## apb_uart
module apb_uart #(
    parameter SYSTEM_FREQUENCY = 50_000_000,
    parameter SAMPLING_RATE = 16
)(
    input pclk,  
    input preset_n,  
    input psel,
    input penable,
    input pwrite,
    input[11:0] paddr,
    input[3:0] pstrb,
    input[31:0] pwdata,
    output pready,
    output pslverr,
    output[31:0] prdata,
    output irq,
    output logic baud_o,
    output logic tick_rx, 
    input cts_n,
    input rx,
    output tx,
    output rts_n
);
    localparam logic [11:0] ADDR_TDR = 12'h000;
    localparam logic [11:0] ADDR_RDR = 12'h004;
    localparam logic [11:0] ADDR_LCR = 12'h008;
    localparam logic [11:0] ADDR_OCR = 12'h00C;
    localparam logic [11:0] ADDR_LSR = 12'h010;
    localparam logic [11:0] ADDR_FCR = 12'h014;
    localparam logic [11:0] ADDR_IER = 12'h018;
    localparam logic [11:0] ADDR_IIR = 12'h01C;
    localparam logic [11:0] ADDR_HCR = 12'h020;
    logic [31:0] tdr;
    logic [31:0] rdr;
    logic [31:0] lcr;
    logic [31:0] ocr;
    logic [31:0] lsr;
    logic [31:0] fcr;
    logic [31:0] ier;
    logic [31:0] iir;
    logic [31:0] hcr;
    logic [31:0] pwdata_d;
    logic psel_d;
    logic penable_d;
    logic pwrite_d;
    logic [11:0] paddr_d;
    logic [3:0] pstrb_d;
    always_ff @(posedge pclk or negedge preset_n) begin
        if(~preset_n) begin
             pwdata_d<= 0;
             psel_d <= 0;
             penable_d <= 0;
             pwrite_d <= 0;
             paddr_d <= 0;
             pstrb_d <= 0;
        end else begin
            pwdata_d <= pwdata;
            psel_d <= psel;
            penable_d <= penable;
            pwrite_d <= pwrite;
            paddr_d <= paddr;
            pstrb_d <= pstrb;
        end
    end
    apb_slave apb_slave_inst
        (
            .clk      (pclk),
            .preset_n (preset_n),
            .psel     (psel_d),
            .penable  (penable_d),
            .pwrite   (pwrite_d),
  ...
For scale: about 3000 cells after synthesis, about 0.033 mm2 of cells after synthesis.
==> flow/config.mk <==
export PLATFORM = sky130hd
export DESIGN_NAME = apb_uart
export DESIGN_NICKNAME = apb_uart
export VERILOG_FILES = /design/flow/design.v
export SDC_FILE = /design/flow/constraint.sdc
export NUM_CORES = 4
export LEC_CHECK = 0
export CAP_MARGIN = 20
export CORE_ASPECT_RATIO = 0.71
export CORE_MARGIN = 2
export CORE_UTILIZATION = 72
export CTS_CLUSTER_DIAMETER = 29
export PLACE_DENSITY_LB_ADDON = 0.01
export SETUP_SLACK_MARGIN = 0.98
export SLEW_MARGIN = 20
==> flow/constraint.sdc <==
create_clock -name core_clock -period 3.37 [get_ports {pclk}]
set_input_delay 0.6740 -clock core_clock [delete_from_list [all_inputs] [get_ports {pclk}]]
set_output_delay 0.6740 -clock core_clock [all_outputs]
set_load 0.01 [all_outputs]
run.sh (not shown) runs the stock make flow with config.mk's settings and CLKGATE_MAP_FILE=.
The baseline ran to the end with no violations.
Edit:
- ABC_AREA: not set -> 1
- CORE_ASPECT_RATIO: 0.71 -> 0.72
- CTS_CLUSTER_DIAMETER: 29 -> 374
- CTS_CLUSTER_SIZE: not set -> 10
- PLACE_DENSITY: not set -> 0.36
- PLACE_DENSITY_LB_ADDON: 0.01 -> not set
- SETUP_SLACK_MARGIN: 0.98 -> 1.0
After rerunning: The changed run went through all stages and came out clean; die area rises by 2.1%; first-iteration DRC count goes down by 13%; area after synthesis grows by 2.1%; core utilization decreases by 5.3 points; flip-flop count is unchanged; setup slack is better by 0.32 ns.
Edit:
- ABC_AREA: 1 -> not set
- CORE_ASPECT_RATIO: 0.72 -> not set
- CTS_CLUSTER_DIAMETER: 374 -> not set
- CTS_CLUSTER_SIZE: 10 -> 50
- PLACE_DENSITY: 0.36 -> not set
- PLACE_DENSITY_LB_ADDON: not set -> 0.0
- SETUP_SLACK_MARGIN: 1.0 -> 0.99
- utilization is higher by 1.7 points
- total power hardly moves
- setup slack loses 0.057 ns
- cell count is lower by about a fifth
- via count fell by roughly a tenth
- critical path depth is higher by 5

========
Starting RTL as in the previous note.
Settings: LEC_CHECK=0, ABC_AREA=1, CAP_MARGIN=20, CORE_MARGIN=2, CORE_UTILIZATION=71, CTS_CLUSTER_DIAMETER=258, CTS_CLUSTER_SIZE=15, HOLD_SLACK_MARGIN=0.29, MAX_ROUTING_LAYER=met4, PLACE_DENSITY=0.61, SLEW_MARGIN=20; clock period 11.2 ns.
Then changed:
- ABC_AREA: 1 -> unset
- CORE_UTILIZATION: 71 -> 40
- CTS_CLUSTER_DIAMETER: 258 -> unset
- CTS_CLUSTER_SIZE: 15 -> unset
- HOLD_SLACK_MARGIN: 0.29 -> unset
- MAX_ROUTING_LAYER: met4 -> unset
- PLACE_DENSITY: 0.61 -> unset
- clock period: 11.2 -> 20.0 ns (I/O delays scaled with it)
After rerunning:
- The changed run completed with no timing, DRC or antenna violations
- wire length decreases by 8.0%
- register-to-register slack gains 8.6 ns
- final area rose by 2.7%
Then changed:
- CELL_PAD_IN_SITES_DETAIL_PLACEMENT: unset -> 2
- CELL_PAD_IN_SITES_GLOBAL_PLACEMENT: unset -> 3
- CORE_MARGIN: 2 -> 7
- CORE_UTILIZATION: 40 -> 64
- CTS_CLUSTER_SIZE: unset -> 18
- MIN_ROUTING_LAYER: unset -> met2
- SETUP_SLACK_MARGIN: unset -> 5.0
- SLEW_MARGIN: 20 -> 25
Effect: The new run aborted during global placement without I/O. Synthesized cell count stays the same. Area after synthesis stays the same. Die size shrinks by a quarter to a third.
Then changed:
- CAP_MARGIN: 20 -> 5
- CELL_PAD_IN_SITES_DETAIL_PLACEMENT: 2 -> unset
- CELL_PAD_IN_SITES_GLOBAL_PLACEMENT: 3 -> unset
- CORE_ASPECT_RATIO: unset -> 0.8
- CORE_MARGIN: 7 -> 9
- CORE_UTILIZATION: 64 -> 40
- CTS_CLUSTER_SIZE: 18 -> unset
- MIN_ROUTING_LAYER: met2 -> unset
- SETUP_SLACK_MARGIN: 5.0 -> 3.31
- SLEW_MARGIN: 25 -> 20
Outcome:
- This time the run finished clean
- synthesized cell count stays the same
- die size grows by 60%
- area after synthesis stays the same

========
Setup of v1:
apb_uart again, from the RTL that the note above started with.
==> flow/config.mk <==
export PLATFORM = sky130hd
export DESIGN_NAME = apb_uart
export DESIGN_NICKNAME = apb_uart
export VERILOG_FILES = /design/flow/design.v
export SDC_FILE = /design/flow/constraint.sdc
export NUM_CORES = 4
export LEC_CHECK = 0
export ABC_AREA = 1
export CAP_MARGIN = 20
export CELL_PAD_IN_SITES_DETAIL_PLACEMENT = 0
export CORE_ASPECT_RATIO = 0.71
export CORE_MARGIN = 2
export CORE_UTILIZATION = 72
export CTS_CLUSTER_DIAMETER = 210
export CTS_CLUSTER_SIZE = 15
export GPL_ROUTABILITY_DRIVEN = 0
export GPL_TIMING_DRIVEN = 1
export HOLD_SLACK_MARGIN = 0.3
export PLACE_DENSITY_LB_ADDON = 0.01
export SETUP_SLACK_MARGIN = 0.96
export SLEW_MARGIN = 20
==> flow/constraint.sdc <==
create_clock -name core_clock -period 3.37 [get_ports {pclk}]
set_input_delay 0.6740 -clock core_clock [delete_from_list [all_inputs] [get_ports {pclk}]]
set_output_delay 0.6740 -clock core_clock [all_outputs]
set_load 0.01 [all_outputs]
--- input diff v1..v23 ---
# v1
export LEC_CHECK = 0
export ABC_AREA = 1
export CAP_MARGIN = 20
export CELL_PAD_IN_SITES_DETAIL_PLACEMENT = 0
export CORE_ASPECT_RATIO = 0.71
export CORE_MARGIN = 2
export CORE_UTILIZATION = 72
export CTS_CLUSTER_DIAMETER = 210
export CTS_CLUSTER_SIZE = 15
export GPL_ROUTABILITY_DRIVEN = 0
export GPL_TIMING_DRIVEN = 1
export HOLD_SLACK_MARGIN = 0.3
export PLACE_DENSITY_LB_ADDON = 0.01
export SETUP_SLACK_MARGIN = 0.96
export SLEW_MARGIN = 20
create_clock -name core_clock -period 3.37 [get_ports {pclk}]
# v23
export LEC_CHECK = 0
export CAP_MARGIN = 20
export CORE_MARGIN = 2
export CORE_UTILIZATION = 70
export PLACE_DENSITY_LB_ADDON = 0.01
export SETUP_SLACK_MARGIN = 0.98
export SLEW_MARGIN = 20
create_clock -name core_clock -period 3.37 [get_ports {pclk}]
Between v1 and v23, sequential-to-total area share from yosys stat increased. v23 ended with every stage complete and zero timing, DRC or antenna violations. Of the two values seen for class of the most critical hold timing path, reg2reg was produced by v1 and in2async by v23. Of the two values seen for global routing's busiest layer, met2 was produced by v23 and met1 by v1. Comparing v23 and v1, the higher number of rows in the core area is on v23. Compared with v1, in v23 largest driver fanout on the critical path went up, placed standard-cell area went down. v1 reports its capturing element of the worst setup path as prdata[5] while v23 reports baud_gen_inst.counter_rx[15].
For v39, these inputs were changed with respect to v23:
# v23
export LEC_CHECK = 0
export CAP_MARGIN = 20
export CORE_MARGIN = 2
export CORE_UTILIZATION = 70
export PLACE_DENSITY_LB_ADDON = 0.01
export SETUP_SLACK_MARGIN = 0.98
export SLEW_MARGIN = 20
create_clock -name core_clock -period 3.37 [get_ports {pclk}]
# v39
export LEC_CHECK = 0
export CAP_MARGIN = 20
export CORE_ASPECT_RATIO = 0.72
export CORE_MARGIN = 2
export CORE_UTILIZATION = 72
export CTS_CLUSTER_DIAMETER = 28
export CTS_CLUSTER_SIZE = 62
export HOLD_SLACK_MARGIN = 0.3
export PLACE_DENSITY_LB_ADDON = 0.01
export SETUP_SLACK_MARGIN = 0.96
export SLEW_MARGIN = 20
create_clock -name core_clock -period 3.37 [get_ports {pclk}]
--- outcome ---
- All of v39 and v23 finish clean.
- Fmax: v39 lower than v23
- Looking at least setup slack across all paths after layout, v39 sits below v23.
- Summary of v39 over v23: met2 track utilization from global routing saw an increase, design area saw an increase, routed length per instance saw an increase, first-pass GRT wire length saw an increase.
- Overall power consumption in v39 is 3.7 mW above v23.
The inputs of v11 differ from those of v39 as listed below.
# v39
export LEC_CHECK = 0
export CAP_MARGIN = 20
export CORE_ASPECT_RATIO = 0.72
export CORE_MARGIN = 2
export CORE_UTILIZATION = 72
export CTS_CLUSTER_DIAMETER = 28
export CTS_CLUSTER_SIZE = 62
export HOLD_SLACK_MARGIN = 0.3
export PLACE_DENSITY_LB_ADDON = 0.01
export SETUP_SLACK_MARGIN = 0.96
export SLEW_MARGIN = 20
create_clock -name core_clock -period 3.37 [get_ports {pclk}]
# v11
export LEC_CHECK = 0
export CAP_MARGIN = 20
export CORE_MARGIN = 2
export CORE_UTILIZATION = 72
export CTS_CLUSTER_SIZE = 50
export SETUP_SLACK_MARGIN = 0.89
export SLEW_MARGIN = 20
create_clock -name core_clock -period 3.37 [get_ports {pclk}]
==> comparison <==
- Going from v39 to v11, the setup slack was found to have gone down by 0.010 ns.
- On number of resized instances in the post-cts repair step: between v39 and v11, it ends up higher for v39.
- Row number of antenna violations at the first check in global routing: v11 lower / v39 higher
- Flip-flop count came out exactly the same in v39 and v11.
- v11 reports its path type of the worst min-delay path as in2async while v39 reports reg2reg.
- Detailed route, v11 vs v39: via total lower for v11
- Compare v39 and v11 | routed via count divided by cell count lower: v11
Input changes introduced in v10 (baseline for comparison: v11):
# v11
export LEC_CHECK = 0
export CAP_MARGIN = 20
export CORE_MARGIN = 2
export CORE_UTILIZATION = 72
export CTS_CLUSTER_SIZE = 50
export SETUP_SLACK_MARGIN = 0.89
export SLEW_MARGIN = 20
create_clock -name core_clock -period 3.37 [get_ports {pclk}]
# v10
export LEC_CHECK = 0
export CAP_MARGIN = 20
export CORE_MARGIN = 2
export CORE_UTILIZATION = 70
export CTS_CLUSTER_DIAMETER = 374
export CTS_CLUSTER_SIZE = 10
export SETUP_SLACK_MARGIN = 0.66
export SLEW_MARGIN = 20
create_clock -name core_clock -period 3.37 [get_ports {pclk}]
Notes after the runs:
- The clock tree buffer count of the final layout in v10 sits about 34% above the value recorded for v11.
- Routed metal-1 wire length: v10 lower than v11
- The total met3 wirelength after detailed routing of v10 is lower than that of v11.
- Taking v11 as the reference, in v10 wire length of the first global-routing pass down 4.5%; fmax down 7.7 MHz.
- Setup slack in v10 is smaller than in v11.
- Lower critical-path maximum fanout goes to v11 over v10.
- [compare] base=v11 new=v10: starting density of the core moved down, number of multi-input combinational cells has remained practically unchanged.
Power figures rest on the tool's default switching activity, not on a simulated workload.
